==> flow/design.v <==
module s_axi_reg #(
    parameter DATA_WIDTH = 32,
    parameter ADDR_WIDTH = 32,
    parameter BRAM_QUANTITY = 6,
    parameter INTERNAL_ADDR_RANGE = 128,
    parameter ADDR_QUANTITY = 4
) (
    output logic [DATA_WIDTH * BRAM_QUANTITY - 1:0] m_bram_o,
    input                           clk,
    input                           areset,
    input  logic [ADDR_WIDTH - 1:0] awaddr_i,
    input  logic                    awvalid_i,
    output logic                    awready_o,
    input  logic [DATA_WIDTH - 1:0] wdata_i,
    input  logic [             3:0] wstrb_i,
    input  logic                    wvalid_i,
    output logic                    wready_o,
    input  logic [ADDR_WIDTH - 1:0] araddr_i,
    input  logic                    arvalid_i,
    output logic                    arready_o,
    output logic [DATA_WIDTH - 1:0] rdata_o,
    output logic                    rvalid_o,
    input  logic                    rready_i,
    output logic [             1:0] bresp_o,
    output logic                    bvalid_o,
    input  logic                    bready_i,
    input  logic [2:0] master_status_i,
    output logic       status_read_o,
    output logic       master_start_o
);
  logic [DATA_WIDTH - 1:0] BRAM[0 : BRAM_QUANTITY - 1];
  generate
    for (genvar j = 0; j < BRAM_QUANTITY; j++) begin : g_bram_o
      assign m_bram_o[j*DATA_WIDTH +: DATA_WIDTH] = BRAM[j];
    end
  endgenerate
  logic [ADDR_WIDTH - 1:0] write_addr;
  logic [ADDR_WIDTH - 1:0] read_addr;
  logic [DATA_WIDTH - 1:0] wdata_ff;
  logic [DATA_WIDTH - 1:0] rdata_ff;
  logic [             3:0] wstrb_ff;
  logic                    has_addr;
  logic                    has_data;
  logic                    awrite_handshake;
  logic                    write_handshake;
  logic                    resp_handshake;
  logic                    aread_handshake;
  logic                    read_handshake;
  logic                    awcorrect;
  logic                    can_write;
  logic [ADDR_WIDTH - 1:0] write_addr_index;
  assign awrite_handshake = awvalid_i && awready_o;
  assign aread_handshake = arvalid_i && arready_o;
  assign write_handshake = wvalid_i && wready_o;
  assign read_handshake = rvalid_o && rready_i;
  assign awcorrect = write_addr < BRAM_QUANTITY - 1;
  assign write_addr_index = write_addr;
  assign can_write = has_addr && has_data && awcorrect;
  assign rdata_o = rdata_ff;
  always_ff @(posedge clk or negedge areset) begin
    if (~areset) begin
      master_start_o <= '0;
    end else begin
      if (resp_handshake && write_addr == 0 && wdata_ff == 1) begin
        master_start_o <= 1;
      end
      if (master_start_o == 1) begin
        master_start_o <= 0;
      end
    end
  end
  always_ff @(posedge clk or negedge areset) begin
    if (~areset) begin
      awready_o <= 1;
    end else begin
      if (awrite_handshake) begin
        awready_o <= 0;
      end
      if (resp_handshake) begin
        awready_o <= 1;
      end
    end
  end
  always_ff @(posedge clk or negedge areset) begin
    if (~areset) begin
      arready_o <= 1;
    end else begin
      if (aread_handshake) begin
        arready_o <= 0;
      end
      if (read_handshake) begin
        arready_o <= 1;
      end
    end
  end
  always_ff @(posedge clk or negedge areset) begin
    if (~areset) begin
      write_addr <= 0;
    end else begin
      if(awrite_handshake) begin
        write_addr <= (awaddr_i[ADDR_QUANTITY * 4:0] >> 2);
      end
    end
  end
  assign read_addr = (araddr_i[ADDR_QUANTITY * 4:0] >> 2);
  always_ff @(posedge clk or negedge areset) begin
    if (~areset) begin
      wready_o <= 1;
    end else begin
      if (write_handshake) begin
        wready_o <= 0;
      end
      if (resp_handshake) begin
        wready_o <= 1;
      end
    end
  end
  always_ff @(posedge clk or negedge areset) begin
    if (~areset) begin
      rvalid_o <= 0;
    end else begin
      if (aread_handshake) begin
        rvalid_o <= 1;
      end
      if (read_handshake) begin
        rvalid_o <= 0;
      end
    end
  end
  always_ff @(posedge clk or negedge areset) begin
    if (~areset) begin
      wdata_ff <= 0;
      wstrb_ff <= 0;
    end else begin
      if (write_handshake) begin
        wdata_ff <= wdata_i;
        wstrb_ff <= wstrb_i;
      end
    end
  end
  generate
    for (genvar i = 0; i < BRAM_QUANTITY; i++) begin : g_bram
      always_ff @(posedge clk or negedge areset) begin
        if (~areset) begin
          BRAM[i] <= 0;
        end else begin
          if (can_write && write_addr_index == i) begin
            if (wstrb_ff[0] == 1) BRAM[i][7:0] <= wdata_ff[7:0];
            if (wstrb_ff[1] == 1) BRAM[i][(8*1)+7:(8*1)] <= wdata_ff[(8*1)+7:(8*1)];
            if (wstrb_ff[2] == 1) BRAM[i][(8*2)+7:(8*2)] <= wdata_ff[(8*2)+7:(8*2)];
            if (wstrb_ff[3] == 1) BRAM[i][(8*3)+7:(8*3)] <= wdata_ff[(8*3)+7:(8*3)];
          end
        end
      end
    end
  endgenerate
  always_ff @(posedge clk or negedge areset) begin
    if (~areset) begin
      rdata_ff <= 0;
    end else begin
      if (aread_handshake) begin
        rdata_ff <= read_addr < BRAM_QUANTITY - 1 ? BRAM[read_addr[2:0]] : DATA_WIDTH'(master_status_i);
      end
    end
  end
  assign status_read_o = aread_handshake && read_addr >= BRAM_QUANTITY - 1 ? 1 : 0;
  assign resp_handshake = bvalid_o && bready_i;
  always_ff @(posedge clk or negedge areset) begin
    if (~areset) begin
      bvalid_o <= 0;
    end else begin
      if (has_addr && has_data) begin
        bvalid_o <= 1;
      end
      if (resp_handshake) begin
        bvalid_o <= 0;
      end
    end
  end
  always_ff @(posedge clk or negedge areset) begin
    if (~areset) begin
      bresp_o <= 0;
    end else begin
      if (has_addr) begin
        bresp_o <= awcorrect ? 0 : 2;
      end
      if (resp_handshake) begin
        bresp_o <= 0;
      end
    end
  end
  always_ff @(posedge clk or negedge areset) begin
    if (~areset) begin
      has_addr <= 0;
    end else begin
      if (awrite_handshake) begin
        has_addr <= 1;
      end
      if (resp_handshake) begin
        has_addr <= 0;
      end
    end
  end
  always_ff @(posedge clk or negedge areset) begin
    if (~areset) begin
      has_data <= 0;
    end else begin
      if (write_handshake) begin
        has_data <= 1;
      end
      if (resp_handshake) begin
        has_data <= 0;
      end
    end
  end
endmodule
module m_axi_reg #(
    parameter DATA_WIDTH = 32,
    parameter ADDR_WIDTH = 32,
    parameter BRAM_QUANTITY = 6,
    parameter AWSIZE = (DATA_WIDTH >> 3)
) (
    input                           clk,
    input                           areset,
    input  logic [DATA_WIDTH * BRAM_QUANTITY - 1:0] bram_i,
    output logic [             3:0] awid_o,
    output logic [             7:0] awlen_o,
    output logic [             2:0] awsize_o,
    output logic [             1:0] awburst_o,
    output logic [ADDR_WIDTH - 1:0] awaddr_o,
    output logic                    awvalid_o,
    input  logic                    awready_i,
    output logic [             3:0] wid_o,
    output logic [DATA_WIDTH - 1:0] wdata_o,
    output logic [             3:0] wstrb_o,
    output logic                    wlast_o,
    output logic                    wvalid_o,
    input  logic                    wready_i,
    input  logic [             3:0] bid_i,
    input  logic [             1:0] bresp_i,
    input  logic                    bvalid_i,
    output logic                    bready_o,
    output logic [             2:0] master_status_o,
    input  logic                    status_read_i,
    input  logic                    master_start_i
);
  logic [DATA_WIDTH - 1:0]             current_burst_cnt;
  logic [DATA_WIDTH - 1:0]             burst_len;
  logic [             3:0] awid_ff;
  localparam ENABLED = 0, ADDR_W_0 = 1, ADDR_W_1 = 2, LENGTH = 3, INCR_STEP = 4, BTYPE = 5, STATUS = 6;
  logic [DATA_WIDTH - 1:0] BRAM [0 : BRAM_QUANTITY - 1];
  generate
    for (genvar j = 0; j < BRAM_QUANTITY; j++) begin : g_bram_i
      assign BRAM[j] = bram_i[j*DATA_WIDTH +: DATA_WIDTH];
    end
  endgenerate
  logic                     awrite_handshake;
  logic                     write_handshake;
  logic                     response_handshake;
  logic                     is_last_burst;
  logic [DATA_WIDTH - 1:0]  counter_ff;
  logic                     start_transaction;
  logic                     making_transaction;
  logic                     burst_processing;
  logic                     finished_transaction;
  logic                     enabled_last;
  assign awrite_handshake = awvalid_o && awready_i;
  assign write_handshake = wvalid_o && wready_i;
  assign response_handshake = bvalid_i && bready_o;
  assign is_last_burst = current_burst_cnt + 1 >= burst_len;
  assign awid_o = awid_ff;
  assign wid_o = awid_ff;
  always_ff @(posedge clk or negedge areset) begin
    if (~areset) begin
      master_status_o <= '0;
    end else begin
      if(status_read_i) begin
        master_status_o <= '0;
      end
      if(response_handshake) begin
        master_status_o <= { 1'b1, bresp_i };
      end
    end
  end
  always_ff @(posedge clk or negedge areset) begin
    if (~areset) begin
      awid_ff <= '0;
    end else begin
      if(finished_transaction) begin
        awid_ff <= awid_ff + 1;
      end
    end
  end
  assign start_transaction = master_start_i;
  always_ff @(posedge clk or negedge areset) begin
    if (~areset) begin
      making_transaction <= '0;
    end else begin
      if(start_transaction) begin
        making_transaction <= 1;
      end
      if(response_handshake) begin
        making_transaction <= 0;
      end
    end
  end
  always_ff @(posedge clk or negedge areset) begin
    if (~areset) begin
      finished_transaction <= '0;
    end else begin
      if(finished_transaction) begin
        finished_transaction <= 0;
      end
      if(response_handshake) begin
        finished_transaction <= 1;
      end
    end
  end
  always_ff @(posedge clk or negedge areset) begin
    if (~areset) begin
      burst_processing <= 0;
    end else begin
      if(awrite_handshake) begin
        burst_processing <= 1;
      end
      if(wlast_o && write_handshake) begin
        burst_processing <= 0;
      end
    end
  end
  always_ff @(posedge clk or negedge areset) begin
    if (~areset) begin
      awvalid_o <= '0;
    end else begin
      if(start_transaction && !making_transaction) begin
        awvalid_o <= 1;
      end
      if(awrite_handshake) begin
        awvalid_o <= 0;
      end
    end
  end
  assign awaddr_o = ADDR_WIDTH'({ BRAM[ADDR_W_1], BRAM[ADDR_W_0] });
  always_ff @(posedge clk or negedge areset) begin
    if (~areset) begin
      wvalid_o <= '0;
    end else begin
      if(burst_processing && !wvalid_o) 
        wvalid_o <= 1;
      if(write_handshake) 
        wvalid_o <= 0;
    end
  end
  always_ff @(posedge clk or negedge areset) begin
    if (~areset) begin
      wdata_o <= '0;
      wstrb_o <= '1;
    end else begin
      if(awrite_handshake) begin
        wdata_o <= counter_ff;
      end
      if(burst_processing && write_handshake) begin
        wdata_o <= counter_ff + BRAM[INCR_STEP];
      end
    end
  end
  always_ff @(posedge clk or negedge areset) begin
    if (~areset) begin
      bready_o <= '0;
    end else begin
      if(awrite_handshake) begin
        bready_o <= 1;
      end
      if(response_handshake) begin
        bready_o <= 0;
      end
    end
  end
  always_ff @(posedge clk or negedge areset) begin
    if (~areset) begin
      awburst_o <= 0;
      awsize_o <= 'b010;
    end else begin
      if(start_transaction)
      begin
        awburst_o <= 2'b01;
        awsize_o <= 3'b010;
      end
    end
  end
  always_ff @(posedge clk or negedge areset) begin
    if (~areset) begin
      awlen_o <= 0;
    end else begin
      if(start_transaction) begin
        awlen_o <= 8'((BRAM[LENGTH] / AWSIZE) - 1);
      end
    end
  end
  assign wlast_o = is_last_burst;
  assign burst_len = DATA_WIDTH'(awlen_o) + 1;
  always_ff @(posedge clk or negedge areset) begin
    if (~areset) begin
      current_burst_cnt <= 0;
    end else begin
      if(start_transaction && !making_transaction) begin
        current_burst_cnt <= 0;
      end
      if(burst_processing && write_handshake) begin
        if(is_last_burst) 
          current_burst_cnt <= 0;
        else 
          current_burst_cnt <= current_burst_cnt + 1;
      end
    end
  end
  always_ff @(posedge clk or negedge areset) begin
    if (~areset) begin
      counter_ff <= '0;
    end else begin
      if(burst_processing && write_handshake) begin
        counter_ff <= counter_ff + BRAM[INCR_STEP];
      end
      if(finished_transaction) begin
        counter_ff <= '0;
      end
    end
  end
endmodule
module master_top#(
    parameter DATA_WIDTH = 32,
    parameter ADDR_WIDTH = 32,
    parameter BRAM_QUANTITY = 6,
    parameter INTERNAL_ADDR_RANGE = 128
)(
    input                           clk,
    input                           areset,
    input  logic [             3:0] awid_i,
    input  logic [ADDR_WIDTH - 1:0] awaddr_i,
    input  logic                    awvalid_i,
    output logic                    awready_o,
    input  logic [             3:0] wid_i,
    input  logic [DATA_WIDTH - 1:0] wdata_i,
    input  logic [             3:0] wstrb_i,
    input  logic                    wlast_i,
    input  logic                    wvalid_i,
    output logic                    wready_o,
    input  logic [             3:0] arid_i,
    input  logic [ADDR_WIDTH - 1:0] araddr_i,
    input  logic                    arvalid_i,
    output logic                    arready_o,
    output logic [             3:0] rid_o,
    output logic [DATA_WIDTH - 1:0] rdata_o,
    output logic                    rlast_o,
    output logic                    rvalid_o,
    input  logic                    rready_i,
    output logic [             3:0] bid_o,
    output logic [             1:0] bresp_o,
    output logic                    bvalid_o,
    input  logic                    bready_i,
    output logic [             3:0] m_awid_o,
    output logic [             7:0] m_awlen_o,
    output logic [             2:0] m_awsize_o,
    output logic [             1:0] m_awburst_o,
    output logic [ADDR_WIDTH - 1:0] m_awaddr_o,
    output logic                    m_awvalid_o,
    input  logic                    m_awready_i,
    output logic [             3:0] m_wid_o,
    output logic [DATA_WIDTH - 1:0] m_wdata_o,
    output logic [             3:0] m_wstrb_o,
    output logic                    m_wlast_o,
    output logic                    m_wvalid_o,
    input  logic                    m_wready_i,
    input  logic [             3:0] m_bid_i,
    input  logic [             1:0] m_bresp_i,
    input  logic                    m_bvalid_i,
    output logic                    m_bready_o
);
wire [DATA_WIDTH * BRAM_QUANTITY - 1:0] m_bram;
assign rid_o   = 4'd0;
assign bid_o   = 4'd0;
assign rlast_o = 1'b1;
wire [             2:0] master_status;
wire                    master_start;
wire                    status_read;
s_axi_reg #(
    .DATA_WIDTH (DATA_WIDTH),
    .ADDR_WIDTH (ADDR_WIDTH),
    .BRAM_QUANTITY (BRAM_QUANTITY),
    .INTERNAL_ADDR_RANGE (INTERNAL_ADDR_RANGE)
) axi_slave_0
(
    .clk            (clk),
    .areset         (areset),
    .m_bram_o       (m_bram),
    .awaddr_i       (awaddr_i),
    .awvalid_i      (awvalid_i),
    .awready_o      (awready_o),
    .wdata_i        (wdata_i),
    .wstrb_i        (wstrb_i),
    .wvalid_i       (wvalid_i),
    .wready_o       (wready_o),
    .bresp_o        (bresp_o),
    .bvalid_o       (bvalid_o),
    .araddr_i       (araddr_i),
    .arvalid_i      (arvalid_i),
    .rready_i       (rready_i),
    .bready_i       (bready_i),
    .arready_o      (arready_o),
    .rvalid_o       (rvalid_o),
    .rdata_o        (rdata_o),
    .master_status_i(master_status),
    .status_read_o  (status_read),
    .master_start_o (master_start)
);
m_axi_reg #(
    .DATA_WIDTH (DATA_WIDTH),
    .ADDR_WIDTH (ADDR_WIDTH),
    .BRAM_QUANTITY (BRAM_QUANTITY)
) axi_master_0
(
    .clk            (clk),
    .areset         (areset),
    .bram_i         (m_bram),
    .awid_o         (m_awid_o),
    .awlen_o        (m_awlen_o),
    .awsize_o       (m_awsize_o),
    .awburst_o      (m_awburst_o),
    .awaddr_o       (m_awaddr_o),
    .awvalid_o      (m_awvalid_o),
    .awready_i      (m_awready_i),
    .wid_o          (m_wid_o),
    .wdata_o        (m_wdata_o),
    .wstrb_o        (m_wstrb_o),
    .wlast_o        (m_wlast_o),
    .wvalid_o       (m_wvalid_o),
    .wready_i       (m_wready_i),
    .bid_i          (m_bid_i),
    .bresp_i        (m_bresp_i),
    .bvalid_i       (m_bvalid_i),
    .bready_o       (m_bready_o),
    .master_status_o(master_status),
    .status_read_i  (status_read),
    .master_start_i (master_start)
);
endmodule
==> flow/run.sh <==
#!/bin/bash
# the make line also repeats each setting of config.mk as NAME=value (left out here)
make -C /OpenROAD-flow-scripts/flow DESIGN_CONFIG=/design/flow/config.mk WORK_HOME=/design/flow/orfs CLKGATE_MAP_FILE= finish
==> flow/config.mk <==
export PLATFORM = sky130hd
export DESIGN_NAME = master_top
export DESIGN_NICKNAME = master_top
export VERILOG_FILES = /design/flow/design.v
export SDC_FILE = /design/flow/constraint.sdc
export NUM_CORES = 4
export LEC_CHECK = 0
export ABC_AREA = 0
export CAP_MARGIN = 20
export CELL_PAD_IN_SITES_GLOBAL_PLACEMENT = 1
export CORE_ASPECT_RATIO = 0.84
export CORE_MARGIN = 7
export CORE_UTILIZATION = 40
export GPL_ROUTABILITY_DRIVEN = 0
export PLACE_DENSITY = 0.46
export SLEW_MARGIN = 20
export TNS_END_PERCENT = 65
==> flow/constraint.sdc <==
create_clock -name core_clock -period 8.0 [get_ports {clk}]
set_input_delay 1.6000 -clock core_clock [delete_from_list [all_inputs] [get_ports {clk}]]
set_output_delay 1.6000 -clock core_clock [all_outputs]
set_load 0.01 [all_outputs]
==> job_summary.md, run 1 <==
## PnR job results

| Metric | Value |
|---|---|
| Outcome | `no timing/DRC/antenna violations` |
| Number of DRC markers in iteration 0 | `668` |
| Post-synthesis cell count | `1743` |
| H-tree Lvls | `2` |
| Leakage | `11.01 nW` |
| Worst setup margin | `2.097 ns` |
| Post-synth seq share | `52.11%` |
| Syn avg cell area | `11.08 µm²` |
| Final std cells w/o fill | `2561` |
| Vias per inst | `5.408` |
| Post-route DRC | `0` |
| DP Area | `21690 µm²` |
| Pins over their slew limit | `0` |
| Hold Crit Depth | `0` |
| CTS tree | `yes` |
| Placed insts | `2478` |
| Antenna viol nets, final | `0` |
| Fraction of registers with async set/reset | `100.0%` |
| Hold Vio Cnt, Final | `0` |
| Row Count | `73` |
| P_clk | `2.25 mW` |
| Largest net degree at the start of global routing | `169` |
| Int Pwr | `3.949 mW` |
| Die height | `215.4 µm` |
| Final nets | `2062` |
| Least-Margin Pin Slew | `1.052 ns` |
| Hold Crit Endpoint | `axi_slave_0.BRAM[5][2]` |
| Postcts setup bufs | `0` |
| Yosys reg bits | `402` |
| Hold_sp | `axi_slave_0.BRAM[5][2]` |
| Max cap viols | `0` |
| Fill count | `4398` |
| CP Depth | `12` |
| P_seq | `2.56 mW` |
| Tool warnings | `85` |
| # port buffers | `200` |
| Die ar. | `54660 µm²` |
| Fin area | `23320 µm²` |
| Worst setup startpoint | `axi_master_0.current_burst_cnt[2]` |
| CP Capture Type | `output pin` |
| Top cells by count, synth | `dfrtp_1 (399), mux2_2 (216), nand2_1 (159)` |
| Flop area | `10060 µm²` |
| Critical path's slowest cell | `clkdlybuf4s50_1` |
| Clk root buf | `clkbuf_16` |
| GR Util All Layers | `20.30%` |
| Ports | `270` |
| Clock power share | `41.4%` |
| Clk sinks | `402` |
| Die W | `253.8 µm` |
| Sequential share of power | `47.1%` |
| Prevailing logic family in the synthesized netlist | `multiplexers` |
| Post-CTS sizing | `0` |
| Floorplan Utilization | `40.66%` |
| Yosys aoi share | `12.74%` |
| Hold Buf Count CTS | `0` |
| Post-synthesis simple-gate area fraction | `9.886%` |
| Vias in the first global route | `14200` |
| Mux area share | `15.97%` |
| Worst path top cell family by delay | `simple AND/OR/NAND/NOR gates` |
| Critical path fanouts, max | `10` |
| Count of cell types in the netlist | `75` |
| CP Buf/Inv Count | `1` |
| FF-to-FF path depth | `12` |
| Crit path required time | `6.40 ns` |
| Reg2reg end | `axi_master_0.current_burst_cnt[7]` |
| Worst vdd ir | `0.1807 mV` |
| WL met1 | `27310 µm` |
| Met3 Wirelength | `2823 µm` |
| Total grt overflow | `0` |
| Initial antenna violation count | `0` |
| Kind of critical path | `flip-flop to output pin` |
| Capture point of the worst path | `m_wlast_o` |
| Top layer in use | `met4` |
| CP cell instances | `and3_2, and3_1, nand2_1, xnor2_1, ha_1, a21o_1, a21oi_1, o2111ai_1, nor4_1, o211ai_1, or3_1, clkdlybuf4s50_1` |
| Finish-stage setup viols | `0` |
| Top Consumer | `sequential cells` |
| Setup_tns | `0 ns` |
| MI comb area | `8589 µm²` |
| Wire length on met2 | `24740 µm` |
| Via count | `13850` |
| Yosys top cell by instances | `dfrtp_1` |
| Part of the power in combinational logic | `11.5%` |
| Yosys xor share | `2.540%` |
| First-pass GRT wire length | `87560 µm` |
| Power Total | `5.439 mW` |
| Area of the core | `47500 µm²` |
| Synth-to-layout area growth | `20.73%` |
| Hold crit path type | `flip-flop to flip-flop` |
| CP arrival | `4.30 ns` |
| Period utilization | `73.79%` |
| Post-synth EDFFs | `0` |
| Final HPWL DP | `38070 µm` |
| Synth Cell Area | `19310 µm²` |
| Comb. pwr | `0.623 mW` |
| RSZ-0062 raised after global routing | `no` |
| Worst R2R Start | `axi_master_0.current_burst_cnt[2]` |
| Yosys top cell by area | `dfrtp_1` |
| Critical Path Max Stage Delay | `0.52 ns` |
| Dpl ws | `2.720 ns` |
| Clk slew on worst S/H paths | `0.06 ns` |
| Latency at later pin | `0.59 ns` |
| Power per cell area | `233.2 nW/µm²` |
| Post-synth area from yosys stat | `19310 µm²` |
| 1st-pass router iterations | `6` |
| Max Clock Freq | `169.4 MHz` |
| Final min period | `5.903 ns` |
| Switching part of the total power | `27.39%` |
| Rel. slew slack | `29.44%` |
| Synth Flop Type | `dfrtp_1` |
| Layout Skew | `0.03118 ns` |
| Synth top area share | `51.70%` |
| Adder Area Share | `2.954%` |
| Clock Tree Buf Depth | `3` |
| Routed wire per std cell | `21.89 µm` |
| Switching power | `1.490 mW` |
| Yosys Instances | `1743` |
| Top cells by area, synth | `dfrtp_1 (52%), mux2_2 (13%), a21oi_1 (3.4%)` |
| Num CTS Buffers | `45` |
| R2R Setup Slk | `4.41 ns` |
| Synth warn | `4` |
| Critical path startpoint category | `flip-flop` |
| Routed WL | `56060 µm` |
metal layers:
layer | vias up | global-route usage [%]
met5 | - | 0
met4 | 0 | 5.145
met2 | 321 | 30.97
met3 | 72 | 3.712
li1 | 6570 | -
met1 | 6888 | 29.73
layout make-up:
type	instances	area share, %
Antenna cell	1	0.01073
Clock buffer	64	5.784
Clock inverter	18	1.170
Inverter	31	0.4990
Multi-Input combinational cell	1194	36.84
Sequential cell	402	43.16
Tap cell	637	3.418
Timing Repair Buffer	214	9.122
per-stage QoR:
step	hold WS, ns	util, %
4_1_cts	0.3793	49.09
3_5_place_dp	0.3663	45.67
6_report	0.3764	49.09
3_3_place_gp	0.3644	45.67
2_1_floorplan	0.4288	-
5_1_grt	0.3878	49.09
==> inputs of run 2 (changes only) <==
- ABC_AREA: 0 -> unset
- CAP_MARGIN: 20 -> 0
- CELL_PAD_IN_SITES_GLOBAL_PLACEMENT: 1 -> unset
- CORE_ASPECT_RATIO: 0.84 -> unset
- CORE_MARGIN: 7 -> 2
- CORE_UTILIZATION: 40 -> 71
- CTS_CLUSTER_DIAMETER: unset -> 27
- CTS_CLUSTER_SIZE: unset -> 35
- GPL_ROUTABILITY_DRIVEN: 0 -> unset
- PLACE_DENSITY: 0.46 -> 0.65
- SETUP_SLACK_MARGIN: unset -> 1.03
- TNS_END_PERCENT: 65 -> unset
- clock period: 8.0 -> 3.57 ns (I/O delays scaled with it)
==> job_summary.md, run 2 <==
## Implementation flow summary

| Metric | Value |
|---|---|
| Outcome | `aborted with a tool error` |
| Failing step | `global routing` |
| Run Error | `[ERROR GRT-0232] Routing congestion too high. Check the congestion heatmap in the GUI.` |
| Num CTS Buffers | `84` |
| Synth Flop Type | `dfrtp_1` |
| Mux area share | `15.97%` |
| Post-synthesis cell count | `1743` |
| # port buffers | `200` |
| Yosys top cell by area | `dfrtp_1` |
| Post-synth EDFFs | `0` |
| Post-synth seq share | `52.11%` |
| Adder Area Share | `2.954%` |
| Top cells by count, synth | `dfrtp_1 (399), mux2_2 (216), nand2_1 (159)` |
| Fraction of registers with async set/reset | `100.0%` |
| Yosys aoi share | `12.74%` |
| Yosys Instances | `1743` |
| Prevailing logic family in the synthesized netlist | `multiplexers` |
| Synth Cell Area | `19310 µm²` |
| Post-synth area from yosys stat | `19310 µm²` |
| RD Place Congestion | `0.9193` |
| Post-synthesis simple-gate area fraction | `9.886%` |
| Yosys xor share | `2.540%` |
| Synth warn | `4` |
| Die height | `168.9 µm` |
| Clk root buf | `clkbuf_16` |
| Floorplan Utilization | `72.06%` |
| GR Util All Layers | `100.2%` |
| Clk sinks | `402` |
| Final HPWL DP | `35390 µm` |
| Syn avg cell area | `11.08 µm²` |
| Ports | `270` |
| Area of the core | `26800 µm²` |
| Clock Tree Buf Depth | `3` |
| Synth top area share | `51.70%` |
| Yosys reg bits | `402` |
| Row Count | `60` |
| H-tree Lvls | `3` |
| Die ar. | `28540 µm²` |
| Total grt overflow | `2024` |
| Die W | `168.9 µm` |
| Top cells by area, synth | `dfrtp_1 (52%), mux2_2 (13%), a21oi_1 (3.4%)` |
| Yosys top cell by instances | `dfrtp_1` |
| Count of cell types in the netlist | `75` |
==> run 2: layer usage <==
metal  track usage, %  GRT overflow
met3            81.55            32
met4            115.8           555
met1            89.89            26
met2            123.8          1406
met5            47.48             5
==> run 2: timing repair <==
item,CTS
gates resized,132
gates cloned,1
setup buffers,29
hold buffers,0
pin swaps,53
setup endpoints to repair,212
==> run 2: through the flow <==
step	instance area [µm²]	setup WS, ns	std cells	power [mW]	setup TNS [ns]
4_1_cts	25610	-0.5113	2423	15.47	-0.5113
3_5_place_dp	21800	-0.2888	2238	7.201	-0.2888
3_3_place_gp	21800	-0.1161	2238	7.109	-0.1161
2_1_floorplan	19400	0.3319	1759	6.326	0
==> inputs of run 3 (changes only) <==
- CAP_MARGIN: 0 -> 20
- CELL_PAD_IN_SITES_DETAIL_PLACEMENT: unset -> 0
- CORE_ASPECT_RATIO: unset -> 1.21
- CTS_CLUSTER_DIAMETER: 27 -> unset
- CTS_CLUSTER_SIZE: 35 -> 40
- GPL_ROUTABILITY_DRIVEN: unset -> 1
- MIN_ROUTING_LAYER: unset -> met1
- SETUP_SLACK_MARGIN: 1.03 -> -0.26
- TNS_END_PERCENT: unset -> 85
- clock period: 3.57 -> 3.28 ns (I/O delays scaled with it)
==> job_summary.md, run 3 <==
## PnR job results

| Metric | Value |
|---|---|
| Pins over their slew limit | `0` |
| SO Viols | `negative setup slack` |
| Vias in the first global route | `15780` |
| Clk slew on worst S/H paths | `0.06 ns` |
| CP Depth | `12` |
| Hold Buf Count CTS | `0` |
| CP cell instances | `buf_4, nand3_2, nor2_2, and3_4, xor2_2, ha_1, a21oi_2, o2111ai_2, nor4_2, o211ai_1, or3_4, buf_6` |
| Post-synthesis simple-gate area fraction | `9.886%` |
| Antenna viol nets, final | `0` |
| DP Area | `21950 µm²` |
| Outcome | `complete, but fails checks` |
| Post-synth EDFFs | `0` |
| Top cells by area, synth | `dfrtp_1 (52%), mux2_2 (13%), a21oi_1 (3.4%)` |
| Post-synth area from yosys stat | `19310 µm²` |
| # port buffers | `200` |
| Routed wire per std cell | `23.36 µm` |
| Hold Vio Cnt, Final | `0` |
| Worst setup startpoint | `axi_master_0.current_burst_cnt[3]` |
| CP Capture Type | `output pin` |
| Comb. pwr | `1.61 mW` |
| Prevailing logic family in the synthesized netlist | `multiplexers` |
| Top cells by count, synth | `dfrtp_1 (399), mux2_2 (216), nand2_1 (159)` |
| RD Place Congestion | `0.9231` |
| RSZ-0062 raised after global routing | `yes` |
| Fin area | `23410 µm²` |
| CP Buf/Inv Count | `2` |
| Die height | `185.4 µm` |
| R2R Setup Slk | `-0.06 ns` |
| Adder Area Share | `2.954%` |
| Ports | `270` |
| Rel. slew slack | `40.78%` |
| Num CTS Buffers | `40` |
| Row Count | `66` |
| CTS tree | `yes` |
| Via count | `15380` |
| P_clk | `4.73 mW` |
| Floorplan Utilization | `71.96%` |
| Critical Path Max Stage Delay | `0.38 ns` |
| Yosys reg bits | `402` |
| Kind of critical path | `flip-flop to output pin` |
| Worst path top cell family by delay | `simple AND/OR/NAND/NOR gates` |
| Leakage | `11.35 nW` |
| Synth-to-layout area growth | `21.20%` |
| Yosys Instances | `1743` |
| Critical path fanouts, max | `5` |
| Fraction of registers with async set/reset | `100.0%` |
| First-pass GRT wire length | `85460 µm` |
| Period utilization | `119.4%` |
| Setup_tns | `-0.9657 ns` |
| Least-Margin Pin Slew | `0.8851 ns` |
| Post-synthesis cell count | `1743` |
| Switching power | `3.562 mW` |
| Critical path's slowest cell | `dfrtp_1` |
| # diodes | `0` |
| Hold crit path type | `input pin to async pin` |
| Clk sinks | `402` |
| Count of cell types in the netlist | `75` |
| Sequential share of power | `49.6%` |
| Tool warnings | `81` |
| Layout Skew | `0.02348 ns` |
| Synth Cell Area | `19310 µm²` |
| Worst setup margin | `-0.6352 ns` |
| H-tree Lvls | `2` |
| Yosys top cell by instances | `dfrtp_1` |
| Dpl ws | `-0.3438 ns` |
| Part of the power in combinational logic | `12.8%` |
| Max cap viols | `0` |
| Initial antenna violation count | `0` |
| Mux area share | `15.97%` |
| P_seq | `6.25 mW` |
| Power Total | `12.60 mW` |
| Yosys aoi share | `12.74%` |
| Latency at later pin | `0.54 ns` |
| Int Pwr | `9.040 mW` |
| Power per cell area | `538.3 nW/µm²` |
| Total grt overflow | `0` |
| Post-synth seq share | `52.11%` |
| Max Clock Freq | `255.4 MHz` |
| Area of the core | `26840 µm²` |
| Number of DRC markers in iteration 0 | `1430` |
| Worst R2R Start | `axi_master_0.current_burst_cnt[3]` |
| Final nets | `2143` |
| Synth Flop Type | `dfrtp_1` |
| Die ar. | `28540 µm²` |
| CP arrival | `3.26 ns` |
| Flop area | `10060 µm²` |
| Final min period | `3.915 ns` |
| Clock power share | `37.6%` |
| Switching part of the total power | `28.27%` |
| Syn avg cell area | `11.08 µm²` |
| Synth warn | `4` |
| Top Consumer | `sequential cells` |
| Clock Tree Buf Depth | `3` |
| Hold WS | `0.05447 ns` |
| Crit path required time | `2.62 ns` |
| Fill count | `1312` |
| Finish-stage setup viols | `10` |
| Synth top area share | `51.70%` |
| MI comb area | `8671 µm²` |
| Critical path startpoint category | `flip-flop` |
| Capture point of the worst path | `m_wlast_o` |
| Yosys top cell by area | `dfrtp_1` |
| 1st-pass router iterations | `6` |
| FF-to-FF path depth | `14` |
| GR Util All Layers | `38.58%` |
| Worst vdd ir | `0.6066 mV` |
| Vias per inst | `6.573` |
| Clk root buf | `clkbuf_16` |
| Final HPWL DP | `35610 µm` |
| Largest net degree at the start of global routing | `90` |
| Post-route DRC | `0` |
| Routed WL | `54660 µm` |
| Reg2reg end | `axi_master_0.current_burst_cnt[5]` |
| Yosys xor share | `2.540%` |
| Die W | `153.9 µm` |
-- run 3: final cells by class --
type / count / share of cell area [%]
Multi-Input combinational cell: 1194 / 37.04
Timing Repair Buffer: 300 / 11.96
Clock inverter: 21 / 1.101
Tap cell: 340 / 1.817
Sequential cell: 402 / 42.99
Clock buffer: 52 / 4.597
Inverter: 31 / 0.4971
-- run 3: routing by layer --
metal / part of all wire, % / up-vias / GRT usage [%]
li1: - / 6724 / -
met3: 8.8 / 199 / 7.745
met5: 0 / - / 0
met4: 4.7 / 0 / 18.28
met1: 37 / 7590 / 48.96
met2: 49 / 867 / 64.40
-- run 3: what timing repair did --
action	4_1_cts	5_1_grt
endpoints found under the setup margin	1	1
gates resized	11	11
pin swaps	6	7
buffers inserted	1	4
-- run 3: stage by stage --
step	utilization, %	instances
after floorplan	-	1759
after global placement	81.79	2262
after detailed placement	81.79	2262
after CTS	86.88	2336
after global routing	87.22	2340
final	87.22	2340
==> inputs of run 4 (changes only) <==
- CORE_ASPECT_RATIO: 1.21 -> 0.94
- CORE_UTILIZATION: 71 -> 72
- HOLD_SLACK_MARGIN: unset -> -0.08
==> job_summary.md, run 4 <==
## PnR job results

| Metric | Value |
|---|---|
| Post-route DRC | `0` |
| CTS tree | `yes` |
| Clock power share | `38.4%` |
| Post-synth seq share | `52.11%` |
| Post-synth EDFFs | `0` |
| Top Consumer | `sequential cells` |
| P_clk | `4.95 mW` |
| Post-synthesis cell count | `1743` |
| Hold Vio Cnt, Final | `0` |
| Capture point of the worst path | `m_wlast_o` |
| Synth Flop Type | `dfrtp_1` |
| CP cell instances | `and4_1, nand4_1, xor2_2, ha_1, a21o_1, a21oi_2, o2111ai_2, nor4_1, o211ai_1, or3_4, buf_6` |
| SO Viols | `negative setup slack` |
| Kind of critical path | `flip-flop to output pin` |
| # port buffers | `200` |
| First-pass GRT wire length | `92410 µm` |
| Final HPWL DP | `36220 µm` |
| Routed WL | `58870 µm` |
| Vias in the first global route | `16630` |
| Leakage | `11.44 nW` |
| CP Buf/Inv Count | `1` |
| Least-Margin Pin Slew | `0.9734 ns` |
| Comb. pwr | `1.64 mW` |
| Sequential share of power | `48.8%` |
| Antenna viol nets, final | `0` |
| Row Count | `58` |
| R2R Setup Slk | `-0.15 ns` |
| Via count | `16130` |
| Period utilization | `119.4%` |
| Post-synthesis simple-gate area fraction | `9.886%` |
| Final nets | `2153` |
| FF-to-FF path depth | `17` |
| Yosys reg bits | `402` |
| Initial antenna violation count | `1` |
| GR Util All Layers | `41.93%` |
| Die ar. | `28150 µm²` |
| Top cells by area, synth | `dfrtp_1 (52%), mux2_2 (13%), a21oi_1 (3.4%)` |
| Worst setup startpoint | `axi_master_0.awlen_o[0]` |
| Mux area share | `15.97%` |
| Tool warnings | `81` |
| Count of cell types in the netlist | `75` |
| Num CTS Buffers | `40` |
| Worst R2R Start | `axi_master_0.awlen_o[0]` |
| P_seq | `6.28 mW` |
| Adder Area Share | `2.954%` |
| Synth Cell Area | `19310 µm²` |
| Max cap viols | `0` |
| Yosys xor share | `2.540%` |
| Pins over their slew limit | `0` |
| CP Depth | `11` |
| Yosys top cell by instances | `dfrtp_1` |
| Prevailing logic family in the synthesized netlist | `multiplexers` |
| 1st-pass router iterations | `8` |
| Worst path top cell family by delay | `simple AND/OR/NAND/NOR gates` |
| Part of the power in combinational logic | `12.7%` |
| Die height | `162.8 µm` |
| Critical path startpoint category | `flip-flop` |
| Synth warn | `4` |
| Syn avg cell area | `11.08 µm²` |
| Dpl ws | `-0.4030 ns` |
| CP Capture Type | `output pin` |
| Reg2reg end | `axi_master_0.current_burst_cnt[0]` |
| Power Total | `12.87 mW` |
| Area of the core | `26560 µm²` |
| Finish-stage setup viols | `11` |
| CP arrival | `3.26 ns` |
| Die W | `172.9 µm` |
| Floorplan Utilization | `72.72%` |
| Critical Path Max Stage Delay | `0.42 ns` |
| Layout Skew | `0.02866 ns` |
| Yosys top cell by area | `dfrtp_1` |
| Clk sinks | `402` |
| H-tree Lvls | `2` |
| Fill count | `1140` |
| Clk slew on worst S/H paths | `0.06 ns` |
| Int Pwr | `9.188 mW` |
| WL met1 | `21420 µm` |
| Latency at later pin | `0.57 ns` |
| Clock Tree Buf Depth | `3` |
| Top cells by count, synth | `dfrtp_1 (399), mux2_2 (216), nand2_1 (159)` |
| Switching part of the total power | `28.60%` |
| RSZ-0062 raised after global routing | `yes` |
| Routed wire per std cell | `24.83 µm` |
| Setup_tns | `-1.731 ns` |
| Synth top area share | `51.70%` |
| Yosys aoi share | `12.74%` |
| Fraction of registers with async set/reset | `100.0%` |
| Largest net degree at the start of global routing | `84` |
| Crit path required time | `2.62 ns` |
| Yosys Instances | `1743` |
| Outcome | `complete, but fails checks` |
| Synth-to-layout area growth | `22.36%` |
| Worst setup margin | `-0.6378 ns` |
| RD Place Congestion | `0.9413` |
| Number of DRC markers in iteration 0 | `2015` |
| Total grt overflow | `0` |
| Wire length on met2 | `27560 µm` |
| Power per cell area | `544.6 nW/µm²` |
| Clk root buf | `clkbuf_16` |
| Post-synth area from yosys stat | `19310 µm²` |
| Final min period | `3.918 ns` |
| Max Clock Freq | `255.2 MHz` |
| Top layer in use | `met4` |
| Core Util, Final | `88.98%` |
| Ports | `270` |
| Met3 Wirelength | `6547 µm` |
| Critical path's slowest cell | `or3_4` |
| Switching power | `3.681 mW` |
| Worst vdd ir | `0.6678 mV` |
| Hold crit path type | `input pin to async pin` |
| Rel. slew slack | `34.87%` |
| Critical path fanouts, max | `4` |
| Vias per inst | `6.804` |
[run 4: metal layers]
metal | vias up | track usage, %
met5 | - | 0
met4 | 0 | 21.73
met3 | 314 | 9.430
met2 | 1226 | 67.64
met1 | 7854 | 53.95
li1 | 6738 | -
[run 4: final cells by class]
type	instances	area (µm²)	share of cell area, %
Sequential cell	402	10060	42.58
Multi-Input combinational cell	1194	8685	36.75
Timing Repair Buffer	310	2909	12.31
Clock buffer	57	1196	5.061
Tap cell	360	450.4	1.906
Clock inverter	16	210.2	0.8895
Inverter	31	116.4	0.4924
Antenna cell	1	2.502	0.01059
[run 4: timing repair]
item	in CTS	in global routing
setup buffers	13	4
gates cloned	1	0
gates resized	27	9
hold buffers	0	0
endpoints found under the hold margin	0	0
setup endpoints to repair	1	10
pin swaps	15	4
[run 4: through the flow]
step / hold WS, ns / cell area, µm² / std cells
6_report: 0.08179 / 23630 / 2371
4_1_cts: 0.1396 / 23600 / 2371
5_1_grt: 0.1678 / 23630 / 2370
3_3_place_gp: 0.3644 / 22020 / 2286
3_5_place_dp: 0.3662 / 22020 / 2286
2_1_floorplan: 0.3604 / 19370 / 1759
==> inputs of run 5 (changes only) <==
- ABC_AREA: unset -> 1
- CAP_MARGIN: 20 -> 5
- CORE_ASPECT_RATIO: 0.94 -> 0.87
- CORE_MARGIN: 2 -> 3
- CORE_UTILIZATION: 72 -> 71
- CTS_CLUSTER_SIZE: 40 -> 73
- HOLD_SLACK_MARGIN: -0.08 -> unset
- PLACE_DENSITY: 0.65 -> unset
- SETUP_SLACK_MARGIN: -0.26 -> 0.17
- clock period: 3.28 -> 2.22 ns (I/O delays scaled with it)
==> job_summary.md, run 5 <==
## Implementation flow summary

| Metric | Value |
|---|---|
| Area of the core | `26490 µm²` |
| Post-synthesis simple-gate area fraction | `22.86%` |
| Outcome | `aborted with a tool error` |
| Yosys top cell by area | `dfrtp_1` |
| # port buffers | `200` |
| Yosys reg bits | `402` |
| Post-synth area from yosys stat | `19460 µm²` |
| Clk sinks | `402` |
| Die W | `183.5 µm` |
| Num CTS Buffers | `39` |
| GR Util All Layers | `78.07%` |
| Fraction of registers with async set/reset | `100.0%` |
| Post-synth seq share | `51.72%` |
| Top cells by count, synth | `nand2_1 (680), dfrtp_1 (399), o21ai_0 (268)` |
| Synth warn | `4` |
| Clock Tree Buf Depth | `3` |
| Floorplan Utilization | `73.44%` |
| Yosys xor share | `1.711%` |
| Mux area share | `0.2122%` |
| Run Error | `[ERROR GRT-0232] Routing congestion too high. Check the congestion heatmap in the GUI.` |
| Die height | `160.4 µm` |
| Top cells by area, synth | `dfrtp_1 (51%), nand2_1 (13%), o21ai_0 (6.9%)` |
| H-tree Lvls | `2` |
| Post-synthesis cell count | `2352` |
| Synth top area share | `51.32%` |
| Adder Area Share | `2.932%` |
| Die ar. | `29430 µm²` |
| Count of cell types in the netlist | `49` |
| Post-synth EDFFs | `0` |
| Clk root buf | `clkbuf_16` |
| Final HPWL DP | `45740 µm` |
| Syn avg cell area | `8.272 µm²` |
| Yosys Instances | `2352` |
| Synth Cell Area | `19460 µm²` |
| Total grt overflow | `72` |
| Row Count | `55` |
| Yosys top cell by instances | `nand2_1` |
| Yosys aoi share | `13.67%` |
| RD Place Congestion | `0.9595` |
| Synth Flop Type | `dfrtp_1` |
| Prevailing logic family in the synthesized netlist | `simple AND/OR/NAND/NOR gates` |
| Failing step | `global routing` |
| Dpl ws | `-0.9144 ns` |
| Placed insts | `2975` |
| Ports | `270` |
## run 5: per-layer routing
metal	GRT usage (%)	overflow
met5	30.33	0
met4	77.88	39
met3	67.19	2
met2	91.44	31
met1	77.79	0
## run 5: through the flow
| stage | hold slack [ns] | cell area, µm² |
|---|---|---|
| 2_1_floorplan | 0.1484 | 19560 |
| 3_5_place_dp | 0.3656 | 23050 |
| 4_1_cts | 0.3794 | 25350 |
| 3_3_place_gp | 0.3646 | 23050 |
## run 5: timing repair
action                     4_1_cts
gates resized                  195
hold buffers                     1
buffers inserted                26
pin swaps                       55
hold endpoints to repair        40
setup endpoints to repair      229
==> inputs of run 6 (changes only) <==
- ABC_AREA: 1 -> unset
- CAP_MARGIN: 5 -> 20
- CELL_PAD_IN_SITES_DETAIL_PLACEMENT: 0 -> 1
- CELL_PAD_IN_SITES_GLOBAL_PLACEMENT: unset -> 1
- CORE_ASPECT_RATIO: 0.87 -> 0.69
- CORE_MARGIN: 3 -> 8
- CORE_UTILIZATION: 71 -> 22
- CTS_CLUSTER_DIAMETER: unset -> 184
- CTS_CLUSTER_SIZE: 73 -> unset
- GPL_TIMING_DRIVEN: unset -> 0
- HOLD_SLACK_MARGIN: unset -> 0.12
- PLACE_DENSITY_LB_ADDON: unset -> 0.24
- SETUP_SLACK_MARGIN: 0.17 -> -0.27
- SLEW_MARGIN: 20 -> 30
- TNS_END_PERCENT: 85 -> 45
- clock period: 2.22 -> 6.29 ns (I/O delays scaled with it)
==> job_summary.md, run 6 <==
## PnR job results

| Metric | Value |
|---|---|
| Synth-to-layout area growth | `27.01%` |
| Routed WL | `72310 µm` |
| Clk sinks | `402` |
| CP cell instances | `and3_2, and3_1, clkbuf_1, nand2_1, xnor2_1, ha_1, a21o_1, a21oi_1, o2111ai_1, nor4_1, o211ai_1, or3_1, clkdlybuf4s50_1` |
| Finish-stage setup viols | `0` |
| CP Buf/Inv Count | `2` |
| Tool warnings | `77` |
| Post-synthesis cell count | `1743` |
| H-tree Lvls | `2` |
| Fraction of registers with async set/reset | `100.0%` |
| Num CTS Buffers | `46` |
| Hold crit path type | `flip-flop to flip-flop` |
| P_clk | `2.85 mW` |
| Max Clock Freq | `173.0 MHz` |
| Die height | `262.1 µm` |
| Yosys aoi share | `12.74%` |
| Syn avg cell area | `11.08 µm²` |
| Critical path fanouts, max | `10` |
| RSZ-0062 raised after global routing | `no` |
| Synth Cell Area | `19310 µm²` |
| Latency at later pin | `0.61 ns` |
| Die ar. | `97690 µm²` |
| FF-to-FF path depth | `13` |
| Vias in the first global route | `15910` |
| Postcts setup bufs | `0` |
| GRT busiest layer | `met2` |
| DP Area | `22940 µm²` |
| Adder Area Share | `2.954%` |
| Outcome | `no timing/DRC/antenna violations` |
| Int Pwr | `4.977 mW` |
| Core Util, Final | `28.14%` |
| Met2 Resource Use GR | `21.72%` |
| Synth top area share | `51.70%` |
| Count of cell types in the netlist | `75` |
| Row Count | `90` |
| Synth Flop Type | `dfrtp_1` |
| Final HPWL DP | `54750 µm` |
| Fill count | `9787` |
| Sequential share of power | `46.3%` |
| Initial antenna violation count | `4` |
| Part of the power in combinational logic | `13.2%` |
| Die W | `372.7 µm` |
| Comb. pwr | `0.929 mW` |
| Yosys Instances | `1743` |
| Switching part of the total power | `29.27%` |
| GR Util All Layers | `14.61%` |
| Yosys xor share | `2.540%` |
| R2R Setup Slk | `2.44 ns` |
| Hold Vio Cnt, Final | `0` |
| Pins over their slew limit | `0` |
| Critical path startpoint category | `flip-flop` |
| Yosys top cell by instances | `dfrtp_1` |
| Worst vdd ir | `0.1965 mV` |
| Switching power | `2.059 mW` |
| Final min period | `5.781 ns` |
| Final nets | `2184` |
| Hold Crit Endpoint | `axi_slave_0.BRAM[5][30]` |
| Power Total | `7.037 mW` |
| Vias per inst | `4.643` |
| Hold Buf Count CTS | `0` |
| GR Util met1 | `21.58%` |
| Layout Skew | `0.03460 ns` |
| Hold_sp | `axi_slave_0.BRAM[5][30]` |
| Worst R2R Start | `axi_master_0.current_burst_cnt[2]` |
| Post-synthesis simple-gate area fraction | `9.886%` |
| Top cells by area, synth | `dfrtp_1 (52%), mux2_2 (13%), a21oi_1 (3.4%)` |
| Clock Tree Buf Depth | `3` |
| Met3 global-route usage | `3.012%` |
| Top Consumer | `sequential cells` |
| Kind of critical path | `flip-flop to output pin` |
| Power per cell area | `286.9 nW/µm²` |
| Rel. slew slack | `33.99%` |
| Fin area | `24530 µm²` |
| Post-synth area from yosys stat | `19310 µm²` |
| Yosys reg bits | `402` |
| Via count | `14850` |
| CP Depth | `13` |
| Floorplan Utilization | `22.16%` |
| 1st-pass router iterations | `5` |
| CTS tree | `yes` |
| CP Capture Type | `output pin` |
| Antenna viol nets, final | `0` |
| Clock power share | `40.5%` |
| First-pass GRT wire length | `108700 µm` |
| Critical Path Max Stage Delay | `0.53 ns` |
| Number of DRC markers in iteration 0 | `838` |
| Clk root buf | `clkbuf_16` |
| Post-synth seq share | `52.11%` |
| Post-CTS sizing | `0` |
| Ports | `270` |
| Critical path's slowest cell | `clkdlybuf4s50_1` |
| Routed wire per std cell | `22.61 µm` |
| Worst path top cell family by delay | `simple AND/OR/NAND/NOR gates` |
| # port buffers | `198` |
| Synth warn | `4` |
| Max cap viols | `0` |
| P_seq | `3.26 mW` |
| CP arrival | `4.52 ns` |
| Prevailing logic family in the synthesized netlist | `multiplexers` |
| Capture point of the worst path | `m_wlast_o` |
| Worst setup startpoint | `axi_master_0.current_burst_cnt[2]` |
| Leakage | `11.23 nW` |
| Post-route DRC | `0` |
| Top cells by count, synth | `dfrtp_1 (399), mux2_2 (216), nand2_1 (159)` |
| RD Place Congestion | `0.8319` |
| Clk slew on worst S/H paths | `0.06 ns` |
| Total grt overflow | `0` |
| Period utilization | `91.91%` |
| Post-synth EDFFs | `0` |
| Reg2reg end | `axi_master_0.current_burst_cnt[4]` |
| Mux area share | `15.97%` |
| Area of the core | `87160 µm²` |
| Yosys top cell by area | `dfrtp_1` |
| Crit path required time | `5.03 ns` |
| Least-Margin Pin Slew | `0.9826 ns` |
| Largest net degree at the start of global routing | `85` |
| Hold Crit Depth | `1` |
[run 6: stage by stage]
step	worst slack, ns	std cells	hold WS (ns)	TNS (ns)
floorplan	2.360	1759	0.4288	0
global placement	-14.54	3107	0.4394	-5790.19
detailed placement	1.096	3112	0.4469	0
CTS	0.4160	3197	0.4597	0
global route	0.2378	3197	0.4755	0
finish	0.5088	3198	0.4541	0
[run 6: final cells by class]
| type | instances | area, µm² | share of cell area, % |
|---|---|---|---|
| antenna | 1 | 2.502 | 0.01020 |
| buffer | 132 | 613.1 | 2.499 |
| inverter | 31 | 116.4 | 0.4744 |
| clock inverter | 18 | 271.5 | 1.107 |
| clock buffer | 67 | 1311 | 5.346 |
| timing repair buffer | 203 | 2125 | 8.661 |
| multi-input combinational | 1194 | 8588 | 35.01 |
| sequential | 402 | 10060 | 41.03 |
| tap | 1150 | 1439 | 5.866 |
[run 6: per-layer routing]
| layer | vias up | part of all wire, % |
|---|---|---|
| met4 | 2 | 2.0 |
| met2 | 301 | 42 |
| met5 | - | 0.018 |
| met3 | 90 | 5.0 |
| li1 | 6834 | - |
| met1 | 7620 | 51 |
==> inputs of run 7 (changes only) <==
- CELL_PAD_IN_SITES_DETAIL_PLACEMENT: 1 -> unset
- CELL_PAD_IN_SITES_GLOBAL_PLACEMENT: 1 -> unset
- CORE_ASPECT_RATIO: 0.69 -> unset
- CORE_MARGIN: 8 -> 2
- CORE_UTILIZATION: 22 -> 40
- CTS_CLUSTER_DIAMETER: 184 -> unset
- GPL_ROUTABILITY_DRIVEN: 1 -> unset
- HOLD_SLACK_MARGIN: 0.12 -> unset
- MAX_ROUTING_LAYER: unset -> met4
- MIN_ROUTING_LAYER: met1 -> unset
- PLACE_DENSITY_LB_ADDON: 0.24 -> unset
- SETUP_SLACK_MARGIN: -0.27 -> unset
- SLEW_MARGIN: 30 -> 20
- TNS_END_PERCENT: 45 -> unset
- clock period: 6.29 -> 8.0 ns (I/O delays scaled with it)
==> job_summary.md, run 7 <==
## PnR job results

| Metric | Value |
|---|---|
| Post-synthesis simple-gate area fraction | `9.886%` |
| Post-route DRC | `0` |
| Die ar. | `50060 µm²` |
| CP Buf/Inv Count | `2` |
| Max Clock Freq | `168.4 MHz` |
| Initial antenna violation count | `0` |
| Period utilization | `74.23%` |
| # diodes | `0` |
| CP arrival | `4.34 ns` |
| Worst setup startpoint | `axi_master_0.current_burst_cnt[2]` |
| Layout Skew | `0.02100 ns` |
| Yosys xor share | `2.540%` |
| Comb. pwr | `0.688 mW` |
| Worst path top cell family by delay | `simple AND/OR/NAND/NOR gates` |
| Post-synth area from yosys stat | `19310 µm²` |
| Setup_tns | `0 ns` |
| Post-CTS sizing | `0` |
| Yosys top cell by instances | `dfrtp_1` |
| Synth-to-layout area growth | `22.85%` |
| P_seq | `2.56 mW` |
| Rel. slew slack | `28.52%` |
| Switching power | `1.493 mW` |
| Hold Buf Count CTS | `0` |
| Reg2reg end | `axi_master_0.current_burst_cnt[2]` |
| Die W | `223.7 µm` |
| # port buffers | `198` |
| Hold Vio Cnt, Final | `0` |
| Prevailing logic family in the synthesized netlist | `multiplexers` |
| CP Capture Type | `output pin` |
| Yosys aoi share | `12.74%` |
| Synth Flop Type | `dfrtp_1` |
| Final HPWL DP | `42040 µm` |
| Routed WL | `56580 µm` |
| Final nets | `2182` |
| Critical path's slowest cell | `clkdlybuf4s50_1` |
| Mux area share | `15.97%` |
| Total grt overflow | `0` |
| Synth top area share | `51.70%` |
| First-pass GRT wire length | `87870 µm` |
| Via count | `14580` |
| Clock Tree Buf Depth | `3` |
| Post-synth EDFFs | `0` |
| Sequential share of power | `47.8%` |
| Top Consumer | `sequential cells` |
| Hold_sp | `axi_slave_0.BRAM[5][4]` |
| CP Depth | `13` |
| Hold crit path type | `flip-flop to flip-flop` |
| Vias in the first global route | `14790` |
| R2R Setup Slk | `4.31 ns` |
| Crit path required time | `6.40 ns` |
| RD Place Congestion | `0.9044` |
| Kind of critical path | `flip-flop to output pin` |
| GR Util All Layers | `23.53%` |
| Largest net degree at the start of global routing | `102` |
| Top cells by area, synth | `dfrtp_1 (52%), mux2_2 (13%), a21oi_1 (3.4%)` |
| Routed wire per std cell | `21.31 µm` |
| Synth warn | `4` |
| Fraction of registers with async set/reset | `100.0%` |
| Finish-stage setup viols | `0` |
| Ports | `270` |
| Floorplan Utilization | `40.45%` |
| Vias per inst | `5.493` |
| Area of the core | `47750 µm²` |
| Yosys reg bits | `402` |
| Latency at later pin | `0.59 ns` |
| Critical path fanouts, max | `10` |
| Power per cell area | `225.3 nW/µm²` |
| 1st-pass router iterations | `6` |
| Die height | `223.7 µm` |
| Top cells by count, synth | `dfrtp_1 (399), mux2_2 (216), nand2_1 (159)` |
| Hold Crit Endpoint | `axi_slave_0.BRAM[5][4]` |
| Syn avg cell area | `11.08 µm²` |
| Tool warnings | `79` |
| Number of DRC markers in iteration 0 | `1109` |
| Worst R2R Start | `axi_master_0.current_burst_cnt[2]` |
| Fill count | `4424` |
| Placed insts | `2576` |
| Int Pwr | `3.853 mW` |
| Yosys Instances | `1743` |
| Final std cells w/o fill | `2655` |
| Outcome | `no timing/DRC/antenna violations` |
| CTS tree | `yes` |
| Clock power share | `39.3%` |
| Pins over their slew limit | `0` |
| Critical path startpoint category | `flip-flop` |
| Antenna viol nets, final | `0` |
| Critical Path Max Stage Delay | `0.52 ns` |
| Postcts setup bufs | `0` |
| Switching part of the total power | `27.92%` |
| P_clk | `2.10 mW` |
| CP cell instances | `and3_2, and3_1, clkbuf_1, nand2_1, xnor2_1, ha_1, a21o_1, a21oi_1, o2111ai_1, nor4_1, o211ai_1, or3_1, clkdlybuf4s50_1` |
| Max cap viols | `0` |
| Part of the power in combinational logic | `12.9%` |
| Worst vdd ir | `0.1549 mV` |
| Clk sinks | `402` |
| Hold Crit Depth | `1` |
| Yosys top cell by area | `dfrtp_1` |
| Clk slew on worst S/H paths | `0.06 ns` |
| H-tree Lvls | `2` |
| Least-Margin Pin Slew | `1.068 ns` |
| Adder Area Share | `2.954%` |
| Capture point of the worst path | `m_wlast_o` |
| FF-to-FF path depth | `13` |
| Leakage | `11.17 nW` |
| Final min period | `5.939 ns` |
| Num CTS Buffers | `45` |
| Post-synthesis cell count | `1743` |
| Count of cell types in the netlist | `75` |
| Clk root buf | `clkbuf_16` |
| Synth Cell Area | `19310 µm²` |
| Row Count | `80` |
| RSZ-0062 raised after global routing | `no` |
| Post-synth seq share | `52.11%` |
run 7: final cells by class:
cell class | count | area (µm²) | area share (%)
clock inverter | 14 | 195.2 | 0.8227
buffer | 132 | 610.6 | 2.573
timing repair buffer | 202 | 2097 | 8.838
sequential | 402 | 10060 | 42.41
multi-input combinational | 1194 | 8583 | 36.18
inverter | 31 | 116.4 | 0.4904
clock buffer | 65 | 1291 | 5.442
tap | 615 | 769.5 | 3.243
run 7: routing by layer:
layer  GRT usage [%]  vias to the layer above  wire (µm)
met5               -                        -          0
met4           7.355                        0       1538
met3           3.174                       87       2776
met2           37.45                      413      26430
met1           31.41                     7278      25830
li1                -                     6805          -
run 7: metrics by stage:
step / area [µm²] / setup slack [ns] / total power, mW / utilization [%] / hold slack [ns]
after floorplan: 19370 / 3.728 / 2.823 / - / 0.4288
after global placement: 22130 / -12.37 / 3.259 / 46.34 / 0.4393
after detailed placement: 22240 / 2.629 / 3.284 / 46.58 / 0.4473
after CTS: 23730 / 2.023 / 5.400 / 49.69 / 0.4598
after global routing: 23730 / 1.736 / 5.573 / 49.69 / 0.4720
final: 23730 / 2.061 / 5.346 / 49.69 / 0.4597
==> inputs of run 8 (changes only) <==
- CELL_PAD_IN_SITES_DETAIL_PLACEMENT: unset -> 1
- CELL_PAD_IN_SITES_GLOBAL_PLACEMENT: unset -> 1
- CORE_ASPECT_RATIO: unset -> 0.69
- CORE_MARGIN: 2 -> 8
- CORE_UTILIZATION: 40 -> 22
- GPL_ROUTABILITY_DRIVEN: unset -> 1
- HOLD_SLACK_MARGIN: unset -> 0.12
- MAX_ROUTING_LAYER: met4 -> unset
- MIN_ROUTING_LAYER: unset -> met1
- PLACE_DENSITY_LB_ADDON: unset -> 0.24
- SETUP_SLACK_MARGIN: unset -> -0.27
- SLEW_MARGIN: 20 -> 30
- TNS_END_PERCENT: unset -> 45
- clock period: 8.0 -> 4.46 ns (I/O delays scaled with it)
==> job_summary.md, run 8 <==
## PnR job results

| Metric | Value |
|---|---|
| RD Place Congestion | `0.8319` |
| CP Depth | `10` |
| Routed WL | `72350 µm` |
| Post-synth seq share | `52.11%` |
| Max cap viols | `0` |
| Worst setup startpoint | `axi_master_0.current_burst_cnt[0]` |
| R2R Setup Slk | `0.85 ns` |
| Post-synthesis cell count | `1743` |
| Leakage | `11.27 nW` |
| Flop area | `10060 µm²` |
| Kind of critical path | `flip-flop to output pin` |
| Final nets | `2191` |
| Rel. slew slack | `35.45%` |
| Max Clock Freq | `218.8 MHz` |
| First-pass GRT wire length | `108800 µm` |
| Part of the power in combinational logic | `13.2%` |
| Top Consumer | `sequential cells` |
| Hold WS | `0.2175 ns` |
| Die W | `372.7 µm` |
| Floorplan Utilization | `22.16%` |
| Synth Cell Area | `19310 µm²` |
| CTS tree | `yes` |
| Power per cell area | `402.6 nW/µm²` |
| Tool warnings | `77` |
| Post-synth area from yosys stat | `19310 µm²` |
| Power Total | `9.917 mW` |
| Yosys reg bits | `402` |
| Post-synth EDFFs | `0` |
| Num CTS Buffers | `46` |
| Routed wire per std cell | `22.57 µm` |
| Reg2reg end | `axi_master_0.wdata_o[29]` |
| Post-synthesis simple-gate area fraction | `9.886%` |
| Critical path's slowest cell | `or4_1` |
| Period utilization | `102.5%` |
| CP Buf/Inv Count | `1` |
| Vias per inst | `4.641` |
| Pins over their slew limit | `0` |
| Area of the core | `87160 µm²` |
| Fin area | `24630 µm²` |
| Top cells by area, synth | `dfrtp_1 (52%), mux2_2 (13%), a21oi_1 (3.4%)` |
| Die ar. | `97690 µm²` |
| Sequential share of power | `46.4%` |
| FF-to-FF path depth | `10` |
| Critical path startpoint category | `flip-flop` |
| Worst vdd ir | `0.2773 mV` |
| Yosys aoi share | `12.74%` |
| Clk slew on worst S/H paths | `0.06 ns` |
| Clk root buf | `clkbuf_16` |
| Count of cell types in the netlist | `75` |
| Core Util, Final | `28.26%` |
| Clock power share | `40.4%` |
| Syn avg cell area | `11.08 µm²` |
| Largest net degree at the start of global routing | `85` |
| Worst setup margin | `-0.1109 ns` |
| Comb. pwr | `1.31 mW` |
| Fill count | `9785` |
| Via count | `14880` |
| Yosys xor share | `2.540%` |
| Fraction of registers with async set/reset | `100.0%` |
| Hold Vio Cnt, Final | `0` |
| Yosys top cell by area | `dfrtp_1` |
| CP dominant cell by count | `or3_4` |
| GR Util All Layers | `14.62%` |
| Initial antenna violation count | `4` |
| Crit path required time | `3.57 ns` |
| CP arrival | `3.68 ns` |
| Hold crit path type | `input pin to async pin` |
| Outcome | `complete, but fails checks` |
| Worst path top cell family by delay | `simple AND/OR/NAND/NOR gates` |
| Layout Skew | `0.03546 ns` |
| Least-Margin Pin Slew | `0.9682 ns` |
| Yosys top cell by instances | `dfrtp_1` |
| DP Area | `22940 µm²` |
| Total grt overflow | `0` |
| CP cell instances | `ha_2, nand2_2, or3_4, or4_1, a21oi_1, a31oi_1, nor4_1, o211ai_1, or3_4, dlygate4sd2_1` |
| Synth Flop Type | `dfrtp_1` |
| Yosys Instances | `1743` |
| Synth top area share | `51.70%` |
| MI comb area | `8635 µm²` |
| H-tree Lvls | `2` |
| Antenna viol nets, final | `0` |
| Row Count | `90` |
| Number of DRC markers in iteration 0 | `832` |
| Adder Area Share | `2.954%` |
| Critical path fanouts, max | `5` |
| Top cells by count, synth | `dfrtp_1 (399), mux2_2 (216), nand2_1 (159)` |
| Clk sinks | `402` |
| Finish-stage setup viols | `1` |
| SO Viols | `negative setup slack` |
| Synth warn | `4` |
| Worst R2R Start | `axi_slave_0.BRAM[4][1]` |
| Critical Path Max Stage Delay | `0.47 ns` |
| P_seq | `4.60 mW` |
| P_clk | `4.01 mW` |
| Final HPWL DP | `54750 µm` |
| 1st-pass router iterations | `5` |
| Synth-to-layout area growth | `27.55%` |
| Int Pwr | `7.019 mW` |
| Switching part of the total power | `29.22%` |
| Die height | `262.1 µm` |
| Final min period | `4.571 ns` |
| Vias in the first global route | `15920` |
| Switching power | `2.898 mW` |
| Ports | `270` |
| CP Capture Type | `output pin` |
| Capture point of the worst path | `m_wlast_o` |
| Dpl ws | `-0.3681 ns` |
| Clock Tree Buf Depth | `3` |
| # port buffers | `198` |
| Latency at later pin | `0.61 ns` |
| Hold Buf Count CTS | `0` |
| Post-route DRC | `0` |
| Prevailing logic family in the synthesized netlist | `multiplexers` |
| Mux area share | `15.97%` |
-- run 8: final cells by class --
type                       count  area share [%]
sequential                   402           40.86
inverter                      31          0.4723
timing repair buffer         211           8.863
multi-input combinational   1194           35.05
antenna                        2         0.02032
buffer                       131           2.473
clock inverter                18           1.102
tap                         1150           5.841
clock buffer                  67           5.323
-- run 8: per-layer routing --
layer / GRT usage (%) / vias up / share of wire [%]
met2: 21.74 / 293 / 42
li1: - / 6850 / -
met1: 21.59 / 7643 / 51
met5: 0 / - / 0.018
met4: 3.386 / 2 / 2.0
met3: 3.012 / 90 / 4.8
-- run 8: metrics by stage --
| stage | cells | TNS (ns) |
|---|---|---|
| 2_1_floorplan | 1759 | 0 |
| 3_3_place_gp | 3107 | -6379.06 |
| 3_5_place_dp | 3112 | -0.3681 |
| 4_1_cts | 3199 | -0.2427 |
| 5_1_grt | 3204 | -0.2698 |
| 6_report | 3206 | -0.1109 |
-- run 8: repair_timing --
item	in CTS	in global routing
pin swaps	0	1
resized	12	1
endpoints found under the setup margin	1	1
setup buffers	3	5
No activity file was given, so power comes from the tool's default toggle rates.
